Design openNocTop, start of the top module:
module openNocTop #(parameter X=2,Y=2,data_width=32, x_size=1, y_size=1,total_width=(x_size+y_size+data_width),sw_no=X*Y)
(
input wire clk,
input wire rstn,
input wire [(X*Y)-1:0] r_valid_pe,
input wire [(total_width*X*Y)-1:0] r_data_pe,
output wire [(X*Y)-1:0] r_ready_pe,
output wire [(X*Y)-1:0] w_valid_pe,
output wire [(total_width*X*Y)-1:0] w_data_pe
);
wire  r_ready_r[X*Y-1:0];
wire  r_ready_t[X*Y-1:0];
wire  r_valid_l[X*Y-1:0];
wire  r_valid_b[X*Y-1:0];
wire  w_ready_l[X*Y-1:0];
wire  w_ready_b[X*Y-1:0];
wire  w_valid_r[X*Y-1:0];
wire  w_valid_t[X*Y-1:0];
wire [total_width-1:0]  w_data_r[X*Y-1:0];
wire [total_width-1:0]  w_data_t[X*Y-1:0];
generate
genvar x, y; 
for (x=0;x<X;x=x+1) begin:xs
   for (y=0; y<Y; y=y+1) begin:ys
      if(x==0 & y==0)
	     begin: instnce
		     nbyn #(.x_coord(x),.y_coord(y),.X(X),.Y(Y),.data_width(data_width), .x_size(x_size), .y_size(y_size),.total_width(total_width))
  ...
For scale: roughly 2900 cells after synthesis, ~420 flip-flops, about 290 I/O pins, roughly 0.027 mm2 of cells after synthesis.
Settings: LEC_CHECK=0, CAP_MARGIN=25, CELL_PAD_IN_SITES_DETAIL_PLACEMENT=1, CORE_MARGIN=2, CORE_UTILIZATION=70, CTS_CLUSTER_SIZE=40, GPL_TIMING_DRIVEN=0, MAX_ROUTING_LAYER=met5, PLACE_DENSITY_LB_ADDON=0.11, SETUP_SLACK_MARGIN=0.69, SLEW_MARGIN=20, TNS_END_PERCENT=85; clock period 6.94 ns.
run.sh (not shown) runs the stock make flow with config.mk's settings and CLKGATE_MAP_FILE=.
The first run never finished: it broke off in 3_5_place_dp (DPL-0033).
Next try:
==> flow/config.mk (replaced) <==
export PLATFORM = sky130hd
export DESIGN_NAME = openNocTop
export DESIGN_NICKNAME = openNocTop
export VERILOG_FILES = /design/flow/design.v
export SDC_FILE = /design/flow/constraint.sdc
export NUM_CORES = 4
export LEC_CHECK = 0
export ABC_AREA = 0
export CAP_MARGIN = 20
export CELL_PAD_IN_SITES_DETAIL_PLACEMENT = 0
export CORE_ASPECT_RATIO = 0.85
export CORE_MARGIN = 2
export CORE_UTILIZATION = 57
export CTS_CLUSTER_SIZE = 88
export GPL_TIMING_DRIVEN = 1
export SETUP_SLACK_MARGIN = 0.42
export SLEW_MARGIN = 20
export TNS_END_PERCENT = 80
==> flow/constraint.sdc (replaced) <==
create_clock -name core_clock -period 2.23 [get_ports {clk}]
set_input_delay 0.4460 -clock core_clock [delete_from_list [all_inputs] [get_ports {clk}]]
set_output_delay 0.4460 -clock core_clock [all_outputs]
set_load 0.01 [all_outputs]
Result:
- This time the run did not get past 5_1_grt on GRT-0232
- synthesized cell count is unchanged
- die area rises by about a fifth
- area after synthesis stays the same
Next try:
==> flow/config.mk (replaced) <==
export PLATFORM = sky130hd
export DESIGN_NAME = openNocTop
export DESIGN_NICKNAME = openNocTop
export VERILOG_FILES = /design/flow/design.v
export SDC_FILE = /design/flow/constraint.sdc
export NUM_CORES = 4
export LEC_CHECK = 0
export CAP_MARGIN = 40
export CORE_MARGIN = 2
export CORE_UTILIZATION = 34
export GPL_ROUTABILITY_DRIVEN = 0
export MAX_ROUTING_LAYER = met5
export MIN_ROUTING_LAYER = met1
export SETUP_SLACK_MARGIN = -0.25
export SLEW_MARGIN = 20
export TNS_END_PERCENT = 30
==> flow/constraint.sdc (replaced) <==
create_clock -name core_clock -period 2.61 [get_ports {clk}]
set_input_delay 0.5220 -clock core_clock [delete_from_list [all_inputs] [get_ports {clk}]]
set_output_delay 0.5220 -clock core_clock [all_outputs]
set_load 0.01 [all_outputs]
- Now the flow reached the layout checks and failed them: setup timing
- synthesized area stays the same
- synthesized cell count does not change
- die area rises by 66%


openNocTop again, from the RTL that the note above started with.
==> flow/config.mk <==
export PLATFORM = sky130hd
export DESIGN_NAME = openNocTop
export DESIGN_NICKNAME = openNocTop
export VERILOG_FILES = /design/flow/design.v
export SDC_FILE = /design/flow/constraint.sdc
export NUM_CORES = 4
export LEC_CHECK = 0
export ABC_AREA = 1
export CAP_MARGIN = 20
export CORE_MARGIN = 2
export CORE_UTILIZATION = 68
export CTS_CLUSTER_DIAMETER = 204
export CTS_CLUSTER_SIZE = 100
export SLEW_MARGIN = 20
==> flow/constraint.sdc <==
create_clock -name core_clock -period 2.3 [get_ports {clk}]
set_input_delay 0.4600 -clock core_clock [delete_from_list [all_inputs] [get_ports {clk}]]
set_output_delay 0.4600 -clock core_clock [all_outputs]
set_load 0.01 [all_outputs]
The starting point died in global routing (5_1_grt), error GRT-0232.
Rerun with:
- ABC_AREA: 1 -> default
- CORE_UTILIZATION: 68 -> 52
- CTS_CLUSTER_DIAMETER: 204 -> default
- CTS_CLUSTER_SIZE: 100 -> default
- clock period: 2.3 -> 3.31 ns (I/O delays scaled with it)
Now the flow completed without violations.
Synthesized area is lower by a quarter to a third.
Die area is lower slightly.
Synthesized cell count is lower by well over a third.
Rerun with:
- CORE_UTILIZATION: 52 -> 9
- clock period: 3.31 -> 7.37 ns (I/O delays scaled with it)
Total power decreases by well over a third.
Cell count went up by well over a third.
Clock-buffer cell count drops by 3.
Design area came out higher by roughly a tenth.
Non-clock buffer count went down by 132.
Synthesized area does not change.
Rerun with:
- CORE_UTILIZATION: 9 -> 40
- clock period: 7.37 -> 4.3 ns (I/O delays scaled with it)
=> The changed run completed without violations. Global-route usage is higher by 25 points. Design area is lower by 10%. Die size shrinks by 77%. Clock-buffer cell count goes up by 7. Clock skew shrinks by 0.0078 ns. Sequential power came out higher by 68%. Register-to-register slack loses 2.7 ns. Setup slack loses 2.0 ns. Wire length goes down by 24%. Core utilization came out higher by 37 points.
Rerun with:
- CAP_MARGIN: 20 -> 40
- CELL_PAD_IN_SITES_DETAIL_PLACEMENT: default -> 1
- CORE_UTILIZATION: 40 -> 34
- CTS_CLUSTER_SIZE: default -> 84
- GPL_ROUTABILITY_DRIVEN: default -> 0
- MAX_ROUTING_LAYER: default -> met5
- MIN_ROUTING_LAYER: default -> met1
- TNS_END_PERCENT: default -> 30
- clock period: 4.3 -> 2.61 ns (I/O delays scaled with it)
The new run completed and failed the layout checks on negative setup slack.
Wire length rises by about 2.3%.
Flip-flop count is unchanged.
Cell area came out higher by about 10%.
Non-clock buffer count increases by 241.
Via count rises by 6.0%.
First-iteration DRC count fell by about 6%.
Power figures rest on the tool's default switching activity, not on a simulated workload.
